== rev 12 ==
==> flow/design.v <==
`timescale 1ns/10ps
module CannyEdge(dAddrRegRow, dAddrRegCol, bWE, bCE, InData, OutData,
	OPMode, bOPEnable, dReadReg, dWriteReg,	tclk, rst_b);
	input 	[2:0]				dAddrRegRow, dAddrRegCol;
	input						bWE, bCE;
	input 	[8-1:0] 	InData;
	output	[8-1:0] 	OutData;
	reg		[8-1:0] 	OutData;
	input 	[2:0]				OPMode;
	input 						bOPEnable;
	input 	[3:0]				dReadReg, dWriteReg;
	input						tclk, rst_b;
	reg 	[8-1:0]	regX[0:24];	 
	reg 	[8-1:0]	regY6;		 
	reg 	[8-1:0]	regZ[0:12];	 
	wire	[5:0]			wIdx = dAddrRegRow*3'd5 + dAddrRegCol;	 
	wire	[8-1:0]	gf[0:24];	 
	reg 	[8-1:0]	Out_gf, Out_gradient, Out_direction, Out_bThres;
	parameter		dThresHigh = 15;
	parameter		dThresLow = 10;
	parameter		dWidth = 200;
	parameter		dHeight = 200;
	reg			[14:0]	tpSum;
	reg			[1:0]	IntSignal;
	reg signed [31:0]	Gx, Gy, fGx, fGy;
	reg signed	[1:0]	dx, dy;
	integer	k;
	assign gf[0] =1;  assign gf[1] =3;  assign gf[2] =4;  assign gf[3] =3;  assign gf[4] =1;
	assign gf[5] =3;  assign gf[6] =7;  assign gf[7] =10; assign gf[8] =7;  assign gf[9] =3;
	assign gf[10]=4;  assign gf[11]=10; assign gf[12]=16; assign gf[13]=10; assign gf[14]=4;
	assign gf[15]=3;  assign gf[16]=7;  assign gf[17]=10; assign gf[18]=7;  assign gf[19]=3;
	assign gf[20]=1;  assign gf[21]=3;  assign gf[22]=4;  assign gf[23]=3;  assign gf[24]=1;
	always @(posedge tclk or negedge rst_b)
	begin
		if(!rst_b) begin
			IntSignal <= 2'b00;
		end
		else if(bCE==1'b0 && bWE==1'b0) 
		begin
			if(dWriteReg == 0)
				regX[wIdx] <= InData;
			else if(dWriteReg == 1) begin
				if(wIdx == 6)
					regY6 <= InData;
			end
			else if(dWriteReg == 2) begin
				if(wIdx <= 12)
					regZ[wIdx] <= InData;
			end
		end
		else if(bCE==1'b0 && bWE==1'b1)
		begin
			if(dReadReg == 0)
				OutData <= Out_gf;
			else if(dReadReg == 1)
				OutData <= Out_gradient;
			else if(dReadReg == 2)
				OutData <= Out_direction;
			else if(dReadReg == 3)
				OutData <= Out_gradient;
			else if(dReadReg == 4)
				OutData <= Out_bThres;
			else
				OutData <= OutData;
		end
		else
		begin
			if(bOPEnable==1'b0)
			begin
				if(OPMode == 0)
				begin
					if(IntSignal == 2'b00)	begin
						tpSum <= (gf[0]*regX[0]+gf[1]*regX[1]+gf[2]*regX[2]+gf[3]*regX[3]+gf[4]*regX[4]+gf[5]*regX[5]+gf[6]*regX[6]+gf[7]*regX[7]+gf[8]*regX[8]+gf[9]*regX[9]+gf[10]*regX[10]+gf[11]*regX[11]+gf[12]*regX[12]+gf[13]*regX[13]+gf[14]*regX[14]+gf[15]*regX[15]+gf[16]*regX[16]+gf[17]*regX[17]+gf[18]*regX[18]+gf[19]*regX[19]+gf[20]*regX[20]+gf[21]*regX[21]+gf[22]*regX[22]+gf[23]*regX[23]+gf[24]*regX[24]);
						IntSignal <= 2'b01;
					end
					else if(IntSignal == 2'b01) begin
						Out_gf <= tpSum >> 7;				 
					end
					else begin
						Out_gf <= Out_gf;
						IntSignal <= IntSignal;
					end
				end
				else if(OPMode == 1)
				begin
					if(IntSignal == 2'b00)	begin
						Gx <= -regX[0]-2*regX[5]-regX[10]+regX[2]+2*regX[7]+regX[12];
						Gy <= +regX[0]+2*regX[1]+regX[2]-regX[10]-2*regX[11]-regX[12];
						IntSignal <= 2'b01;
					end
					else if(IntSignal == 2'b01) begin
						if(Gx >= 0 && Gy >= 0)
							Out_gradient <= (Gx+Gy)/8;
						else if(Gx < 0 && Gy >=0)
							Out_gradient <= (-Gx+Gy)/8;
						else if(Gx >= 0 && Gy < 0)
							Out_gradient <= (Gx-Gy)/8;
						else if(Gx < 0 && Gy < 0)
							Out_gradient <= (-Gx-Gy)/8;
						else
							Out_gradient <= Out_gradient;
						IntSignal <= 2'b10;
					end	
					else if(IntSignal == 2'b10) begin
						if(Gy < 0)
						begin
							fGx <= -Gx;
							fGy <= -Gy;
						end
						else
						begin
							fGx <= Gx;
							fGy <= Gy;
						end
						IntSignal <= 2'b11;
					end
					else if(IntSignal == 2'b11) begin
						if(fGx >=0)
						begin
							if(fGy <= fGx>>1)  
								Out_direction <= 0;
							else if(fGy > fGx>>1 && fGy <= fGx*25/10)  
								Out_direction <= 45;
							else if(fGy > fGx*25/10)
								Out_direction <= 90;
							else
								Out_direction <= Out_direction;
						end
						else  
						begin
							if(fGy <= -fGx>>1)
								Out_direction <= 0;
							else if(fGy > -fGx>>1 && fGy <= -fGx*25/10)
								Out_direction <= 135;
							else if(fGy > -fGx*25/10)
								Out_direction <= 90;
							else
								Out_direction <= Out_direction;
						end
						IntSignal <= IntSignal;
					end
				end
				else if(OPMode == 2)
				begin
					if(IntSignal == 2'b00) begin
						if(regY6 == 0) begin
							dx <= 1;
							dy <= 0;
						end
						else if(regY6 == 45) begin
							dx <= -1;
							dy <= 1;
						end
						else if(regY6 == 90) begin
							dx <= 0;
							dy <= 1;
						end
						else if(regY6 == 135) begin
							dx <= 1;
							dy <= 1;
						end
						else begin
							dx <= 0; 
							dy <= 0; 
						end
						IntSignal <= 2'b01;
					end
					else if(IntSignal == 2'b01) begin
						if(regX[6] < regX[6-5*dy-dx] | regX[6] < regX[6+5*dy+dx])
							regX[6] <= 0;
						IntSignal <= IntSignal;
						Out_gradient <= regX[6];
					end
				end
				else if(OPMode == 3)
				begin
					if(IntSignal == 2'b00) begin
						if(regY6 == 0) begin
							dx <= 1;
							dy <= 0;
						end
						else if(regY6 == 45) begin
							dx <= -1;
							dy <= 1;
						end
						else if(regY6 == 90) begin
							dx <= 0;
							dy <= 1;
						end
						else if(regY6 == 135) begin
							dx <= 1;
							dy <= 1;
						end
						else begin
							dx <= 0; 
							dy <= 0; 
						end
						IntSignal <= 2'b01;
					end	
					else if(IntSignal == 2'b01) begin
						if(regX[6] >= dThresHigh)		 
							Out_bThres <= 1;
						else if(regX[6] <= dThresLow)	 
							Out_bThres <= 0;
						else							 
						begin
							if(regX[6-5*dy-dx] >= dThresHigh || regX[6+5*dy+dx] >= dThresHigh)
								Out_bThres <= 1;
							else if(regZ[6-5*dy-dx] == 1 || regZ[6+5*dy+dx] == 1)
								Out_bThres <= 1;
							else
								Out_bThres <= 0;
						end
						IntSignal <= IntSignal;
					end
				end
			end	
			else  
				IntSignal <= 2'b00;
		end  
	end
endmodule
clock: 19.5 ns
lec_check: 0
cap_margin: 20
core_margin: 2
core_utilization: 71
cts_cluster_diameter: 57
setup_slack_margin: 5.0
slew_margin: 20
run.sh (not shown) runs the stock make flow with config.mk's settings and CLKGATE_MAP_FILE=.
The inputs of rev 13 differ from those of rev 12 as listed below.
- setting PLACE_DENSITY to 0.66 for the first time
- removing SETUP_SLACK_MARGIN (formerly 5.0)
- setting CELL_PAD_IN_SITES_GLOBAL_PLACEMENT to 1 for the first time
- changing CORE_UTILIZATION from 71 to 40
- removing CTS_CLUSTER_DIAMETER (formerly 57)
- setting CTS_CLUSTER_SIZE to 100 for the first time
- changing the clock period (ns, I/O delays scaled along) from 19.5 to 15.2
Results
Summary: final worst slack, rev 13 worse than rev 12
Rev 13 finished every stage; the final checks, however, were not passed, the failures being negative setup slack.
Rev 13 vs rev 12, arrival time reported for the critical path endpoint went down by 0.92 ns.
Min antenna diode instance count across rev 13 and rev 12: rev 13
Delta (rev 13 minus rev 12): area of the core rose by 78%; tally of non-filler cells in the final layout rose by about 23%; post-route clock period utilization rose by 21 points; die area rose by about 80%.
Non-clock buffer count grows by more than 100% when moving from rev 12 to rev 13.
On design area: rev 13 sits above rev 12.
Achievable clock frequency for rev 13: about 5% up relative to rev 12

* * *

// CannyEdge: RTL as listed in full above, without the edits since
export LEC_CHECK = 0
export ABC_AREA = 1
export CAP_MARGIN = 20
export CORE_MARGIN = 2
export CORE_UTILIZATION = 72
export CTS_CLUSTER_DIAMETER = 200
export PLACE_DENSITY = 0.42
export SETUP_SLACK_MARGIN = 0.08
export SLEW_MARGIN = 20
create_clock -name core_clock -period 12.1 [get_ports {tclk}]
The baseline ended with an error in 5_1_grt, error GRT-0116.
Then changed:
==> flow/config.mk (replaced) <==
export PLATFORM = sky130hd
export DESIGN_NAME = CannyEdge
export DESIGN_NICKNAME = CannyEdge
export VERILOG_FILES = /design/flow/design.v
export SDC_FILE = /design/flow/constraint.sdc
export NUM_CORES = 4
export LEC_CHECK = 0
export CAP_MARGIN = 20
export CORE_MARGIN = 2
export CORE_UTILIZATION = 66
export SLEW_MARGIN = 20
==> flow/constraint.sdc (replaced) <==
create_clock -name core_clock -period 17.6 [get_ports {tclk}]
set_input_delay 3.5200 -clock core_clock [delete_from_list [all_inputs] [get_ports {tclk}]]
set_output_delay 3.5200 -clock core_clock [all_outputs]
set_load 0.01 [all_outputs]
This time the run produced a layout that fails on setup timing.
Die size goes up by 14%.
Synthesized area grows by 4.8%.
Synthesized cell count is lower by 7.6%.
Then changed:
--- a/flow/config.mk
+++ b/flow/config.mk
@@ -6,6 +6,9 @@
 export NUM_CORES = 4
 export LEC_CHECK = 0
+export ABC_AREA = 1
 export CAP_MARGIN = 20
 export CORE_MARGIN = 2
-export CORE_UTILIZATION = 66
+export CORE_UTILIZATION = 72
+export CTS_CLUSTER_DIAMETER = 361
+export PLACE_DENSITY = 0.42
 export SLEW_MARGIN = 20
==> flow/constraint.sdc (replaced) <==
create_clock -name core_clock -period 20.4 [get_ports {tclk}]
set_input_delay 4.0800 -clock core_clock [delete_from_list [all_inputs] [get_ports {tclk}]]
set_output_delay 4.0800 -clock core_clock [all_outputs]
set_load 0.01 [all_outputs]
After rerunning:
- The new run ran to the end with violations: setup timing
- cell area falls by about a fifth
- routed wire length falls by about a fifth
- setup slack gets better by 0.68 ns
- global-route usage falls by 2.3 points
- synthesized area falls by a few percent
- register-to-register slack gets better by 0.68 ns
- clock skew rises by 0.055 ns
- sequential share of layout area rises by 3.4 points

* * *

== red ==
RTL: the design.v shown in full above, as it stands there.
Settings: LEC_CHECK=0, ABC_AREA=1, CAP_MARGIN=20, CORE_MARGIN=2, CORE_UTILIZATION=66, CTS_CLUSTER_SIZE=74, MAX_ROUTING_LAYER=met4, SLEW_MARGIN=20, TNS_END_PERCENT=80; clock period 16.7 ns.
Although red finished all stages, its layout failed final checks on negative setup slack.
Edits applied to the flow inputs when going from red to blue:
- setting SETUP_SLACK_MARGIN to 5.0 for the first time
- removing ABC_AREA (formerly 1)
- removing MAX_ROUTING_LAYER (formerly met4)
- removing TNS_END_PERCENT (formerly 80)
- setting PLACE_DENSITY to 0.66 for the first time
- removing CTS_CLUSTER_SIZE (formerly 74)
- changing CORE_UTILIZATION from 66 to 72
- changing the clock period (ns, I/O delays scaled along) from 16.7 to 20.3
Notes after the runs:
blue terminated abnormally: 5_1_grt reported GRT-0232.
Number of gates given a new drive strength after cts, red and blue: smaller value in red
On share of synthesized cell area in and-or and or-and compound cells: between red and blue, it ends up higher for blue.
Post-CTS repair timing setup buffer count ended up 209 higher on blue than on red.
Relative to red, fraction of the mapped netlist area in simple logic gates decreased by 8.5 points in blue.
red fits on a die that is larger than the die of blue.
Area share of xor/xnor cells in the synthesized design: blue > red
### blue -> green
- swapping 5.0 for 3.36 in SETUP_SLACK_MARGIN
- swapping 72 for 40 in CORE_UTILIZATION
- clearing PLACE_DENSITY, which used to be 0.66
- swapping 20.3 for 23.6 in the clock period (ns, I/O delays scaled along)
[summary]
Yosys synthesis chip area: blue vs green identical
What blue reported for die area has to be multiplied by 1.8 to get the figure for green.
The flow ran to completion for all of blue and green but blue, which stopped partway.
Of green and blue, blue shows the higher setup fix buffers added after clock tree synthesis, with green below it.
Per the comparison of green with blue, setup slack at placement shows an increase of 1.15 ns; number of resized instances in the post-cts repair step -about 90%; number of placed instances, taps included up 11%.
blue -> green: combined area of all synthesized cells delta 0, exact match
diff inputs: green => orange
- CORE_UTILIZATION changed from 40 to 72
- PLACE_DENSITY_LB_ADDON newly set to 0.01
- SETUP_SLACK_MARGIN changed from 3.36 to -0.28
- ABC_AREA newly set to 1
- CTS_CLUSTER_SIZE newly set to 10
- the clock period (ns, I/O delays scaled along) changed from 23.6 to 14.3
==> results <==
orange is listed as incomplete: the tool reported an error in 5_1_grt and the run ended there.
green went all the way through synthesis, placement and routing and the layout is clean on timing, DRC and antenna.
Relative to green, the placed instance area measured on orange has increased by a few percent.
orange: gate count of the mapped netlist higher than green
Against green, orange comes in 8.5 points higher on simple-gate share of the synthesized area.
Changes observed in orange relative to green: part of the Yosys area used for sequential elements up 1.1 points; floorplan die height decreased 27%.

* * *

Setup of JK:
RTL: the design.v shown in full above, as it stands there.
Settings: LEC_CHECK=0, CAP_MARGIN=20, CORE_ASPECT_RATIO=1.16, CORE_MARGIN=2, CORE_UTILIZATION=71, CTS_CLUSTER_DIAMETER=43, MIN_ROUTING_LAYER=met1, PLACE_DENSITY=0.65, SETUP_SLACK_MARGIN=5.0, SLEW_MARGIN=20; clock period 20.3 ns.
Flow for JK halted at global routing (5_1_grt), error code ODB-0269.
Inputs modified between JK and MS:
Settings: CORE_UTILIZATION now 40, was 71; MIN_ROUTING_LAYER no longer set, was met1; PLACE_DENSITY no longer set, was 0.65; CTS_CLUSTER_DIAMETER no longer set, was 43; SETUP_SLACK_MARGIN no longer set, was 5.0; CORE_ASPECT_RATIO no longer set, was 1.16; the clock period (ns, I/O delays scaled along) now 23.6, was 20.3.
Notes after the runs:
- The remaining runs in JK and MS completed every stage, whereas JK halted early.
- JK terminated abnormally: global routing (5_1_grt) reported ODB-0269.
- Taking JK as the reference, in MS instance area after placement was more or less identical; number of cells in the yosys synthesis report was more or less identical; number of rows created at floorplan went up by about 23%; die size went up by about 80%.
- Placeable core region grows by more than half when moving from JK to MS.
- Post-synthesis share of cell area spent on xor and xnor gates came out exactly the same in JK and MS.
- Per the comparison of MS with JK, total of cells resized after clock tree synthesis shrank by 366, height of the die up 76 um.
diff inputs: MS => AL
Settings: PLACE_DENSITY: unset -> 0.66; CTS_CLUSTER_DIAMETER: unset -> 57; MAX_ROUTING_LAYER: unset -> met4; CORE_UTILIZATION: 40 -> 72; SETUP_SLACK_MARGIN: unset -> 5.0; the clock period (ns, I/O delays scaled along): 23.6 -> 19.5.
### Flow results
AL failed in global routing (5_1_grt) with ODB-0269.
As far as synthesized cell count goes, AL and MS are indistinguishable; the numbers are identical.
The run showing the smaller number of cells after detailed placement is AL.
Looking at total CTS buffers, AL sits 11% below MS.
| detailed placement HPWL | AL vs MS | about 1.9% lower |
Compared to MS, AL has cell resize tally after clock tree synthesis 305 higher.
Initial core utilization: AL vs MS up 33 points
Re area of the die: MS was higher than AL.
When the final numbers for AL and MS were put side by side, the chip height turned out to be smaller in AL.
## Diff of input files: TR against AL
Settings: swapping 0.66 for 0.42 in PLACE_DENSITY; putting ABC_AREA at 1 where nothing was set; clearing SETUP_SLACK_MARGIN, which used to be 5.0; clearing MAX_ROUTING_LAYER, which used to be met4; clearing CTS_CLUSTER_DIAMETER, which used to be 57; swapping 19.5 for 20.8 in the clock period (ns, I/O delays scaled along).
==> comparison <==
TR ended with every stage complete and zero timing, DRC or antenna violations. Area reported by Yosys stat: higher on AL. Comparing TR against AL, there is no change at all in number of storage elements in the synthesis netlist. The adder and majority gate portion of the synthesized area of TR is higher than that of AL. Re standard cell area after detailed placement: AL and TR aren't equal, and the higher value belongs to AL. Relative to AL, the buffers inserted during post-CTS setup optimization of TR is lower by 171. In TR the cell count listed in synth_stat.txt turned out about 8% higher than in AL. AL → TR: worst slack after detailed placement increased 0.093 ns; number of placement rows fell by 2.
